## job 3950
==> flow/design.v (excerpt) <==
module miniRV (
    input   wire                clk,
    input   wire                rst,
    input   wire[31:0]      inst_i,
    input   wire[31:0]      mem_rdata_i,
    output  wire[13:0]   inst_addr_o,
    output  wire[15:0]          mem_addr_o,
    output  wire                mem_wen_o,
    output  wire[31:0]      mem_wdata_o,
    output          debug_wb_have_inst,    
    output [31:0]   debug_wb_pc,           
    output          debug_wb_ena,          
    output [4:0]    debug_wb_reg,          
    output [31:0]   debug_wb_value         
);
wire                pc_sel_i;
wire                id_pc_sel_o;
wire[15:0]          pc_br_addr_i;
wire[15:0]  pc_pc_o;
wire[15:0]  pc_pc4_o;
assign inst_addr_o = pc_pc_o[15:2];
wire[15:0]          ifid_pc_o;
wire[15:0]          ifid_pc4_o;
wire[31:0]      ifid_inst_o;
wire                idex_inst_valid_i;
wire[31:0]      idex_op1_i;
wire[31:0]      idex_op2_i;
wire[1:0]           idex_alu_sel_i;
wire[3:0]           idex_alu_op_i;
wire                idex_reg_wen_i;
wire[4:0]   idex_reg_waddr_i;
wire[1:0]           idex_wb_sel_i;
wire                idex_mem_wen_i;
wire[31:0]      idex_mem_wdata_i;
wire[31:0]      idex_op1_o;
wire[31:0]      idex_op2_o;
  ...
For scale: roughly 5300 cells after synthesis, roughly 1400 flip-flops, ~200 I/O pins, ~75000 um^2 of cells after synthesis.
make LEC_CHECK=0 ABC_AREA=0 CAP_MARGIN=0 CORE_MARGIN=2 CORE_UTILIZATION=72 CTS_CLUSTER_DIAMETER=118 CTS_CLUSTER_SIZE=58 GPL_ROUTABILITY_DRIVEN=1 GPL_TIMING_DRIVEN=1 PLACE_DENSITY=0.66 SETUP_SLACK_MARGIN=0.99 SLEW_MARGIN=20 finish   # period 6.87 ns
run.sh (not shown) runs the stock make flow with config.mk's settings and CLKGATE_MAP_FILE=.
Job 3950 did not run to completion, as it errored out during global routing (5_1_grt).
## Diff of input files: job 6160 against job 3950
Settings: CORE_UTILIZATION changed from 72 to 70; SETUP_SLACK_MARGIN changed from 0.99 to -0.47; PLACE_DENSITY changed from 0.66 to 0.65.
## What came out
What ended job 6160 was a tool error in global routing (5_1_grt); the run never finished. Job 3950 → job 6160: number of post-CTS setup repair buffers now sits lower, placeable core area now sits higher, cell row count now sits higher. Against job 3950, half-perimeter wire length after detailed placement in job 6160 rose by a few percent. Reported for job 6160 and job 3950, area of the synthesized netlist per yosys stat turned out identical to the last digit. Of job 6160 and job 3950, the run reporting the lower initial cell density of the core was job 6160. The die width number comes out higher for job 6160 vs job 3950. Delta (job 6160 minus job 3950): number of buffers inserted by port buffering flat, synthesized cell count held. Compared to job 3950, job 6160 was floorplanned on a bigger die.
--- input diff job 6160..job 4205 ---
Settings: changing CAP_MARGIN from 0 to 20; removing ABC_AREA (formerly 0); removing SETUP_SLACK_MARGIN (formerly -0.47); changing CORE_UTILIZATION from 70 to 58; removing CTS_CLUSTER_DIAMETER (formerly 118); removing GPL_ROUTABILITY_DRIVEN (formerly 1); removing PLACE_DENSITY (formerly 0.65); removing GPL_TIMING_DRIVEN (formerly 1); removing CTS_CLUSTER_SIZE (formerly 58); changing the clock period (ns, I/O delays scaled along) from 6.87 to 6.19.
Job 4205 ran in full, but the layout does not pass; the checks complain about setup timing. Compared with job 6160, job 4205 shows a last weighted congestion value of the routability-driven placer that is 0.049 lower. Lower starting density of the core was reported by job 4205, not job 6160. Re synthesized cell count: no difference whatsoever between job 6160 and job 4205. Job 4205 and job 6160 ended up with nearly the same xor and xnor area share after synthesis. Post-placement cell area went up by a few percent going from job 6160 to job 4205.
Setup changes, job 4205 to job 8052
Settings: CORE_UTILIZATION now 36, was 58; the clock period (ns, I/O delays scaled along) now 8.95, was 6.19.
[summary]
Job 8052: no failed stages, no open violations at the end. Status job 4205: flow complete, layout not clean - setup timing. Re sequential cell area fraction in the yosys report: no difference whatsoever between job 4205 and job 8052. Between job 8052 and job 4205, utilization is higher for job 4205, job 8052 comes in under that. Of job 8052 and job 4205, the lower total power belongs to job 8052. Diff job 4205..job 8052 | HPWL after detailed placement | negligible. Relative to job 4205, length of routed wiring on met1 has gone up in job 8052. Job 8052: number of clock buffers in the layout about 4% above job 4205. Number of resized instances in the post-cts repair step: lower on job 8052. Job 4205 -> job 8052: detailed-routed wire length on met3 decreased by more than a quarter.
Relative to job 8052, the following input files were edited for job 2249:
Settings: a change of CORE_UTILIZATION from 36 to 40.
==> comparison <==
Relative to job 8052, shortest clock period the worst path allows after layout has gone down in job 2249.
When the final numbers for job 8052 and job 2249 were put side by side, the power per cell area turned out to be smaller in job 2249.
Taking job 8052 as the reference, in job 2249 die area went down by 9.9%, cell count saw a decrease, post-detailed-routing wire length grew by 1.7%, part of the total power dissipated in the clock network dropped 0.6 points.
As far as inverter tally of the final layout excluding the clock network goes, job 2249 and job 8052 are indistinguishable; the numbers are identical.

---

miniRV again, from the RTL that the note above started with.
Settings: LEC_CHECK=0, CAP_MARGIN=25, CELL_PAD_IN_SITES_GLOBAL_PLACEMENT=3, CORE_MARGIN=4, CORE_UTILIZATION=57, CTS_CLUSTER_DIAMETER=82, GPL_ROUTABILITY_DRIVEN=0, HOLD_SLACK_MARGIN=0.14, SLEW_MARGIN=20; clock period 9.5 ns.
The first run ran to the end with no violations.
Change:
CAP_MARGIN = 20   (was 25)
CELL_PAD_IN_SITES_GLOBAL_PLACEMENT = unset   (was 3)
CORE_MARGIN = 2   (was 4)
CTS_CLUSTER_DIAMETER = unset   (was 82)
GPL_ROUTABILITY_DRIVEN = unset   (was 0)
HOLD_SLACK_MARGIN = unset   (was 0.14)
clock period = 5.61 ns   (was 9.5 ns; I/O delays follow)
Outcome:
- With this change the flow finished but failed the layout checks on negative setup slack
- count of clock-buffer cells in the layout fell by 19
- register-to-register slack is worse by 2.1 ns
- clock power went up by 72%
- worst setup slack got worse by 2.1 ns
Change:
CORE_UTILIZATION = 65   (was 57)
CTS_CLUSTER_SIZE = 55   (was unset)
TNS_END_PERCENT = 5   (was unset)
clock period = 6.19 ns   (was 5.61 ns; I/O delays follow)
- The changed run stopped in 5_1_grt
- die area drops by 12%
- synthesized cell count does not change
- area after synthesis does not change
Change:
CORE_UTILIZATION = 72   (was 65)
CTS_CLUSTER_SIZE = unset   (was 55)
PLACE_DENSITY = 0.66   (was unset)
TNS_END_PERCENT = unset   (was 5)
clock period = 7.78 ns   (was 6.19 ns; I/O delays follow)
The changed run aborted during 4_1_cts.
Synthesized area is unchanged.
Die area is lower by 9.6%.
Synthesized cell count does not change.
No activity file was given, so power comes from the tool's default toggle rates.
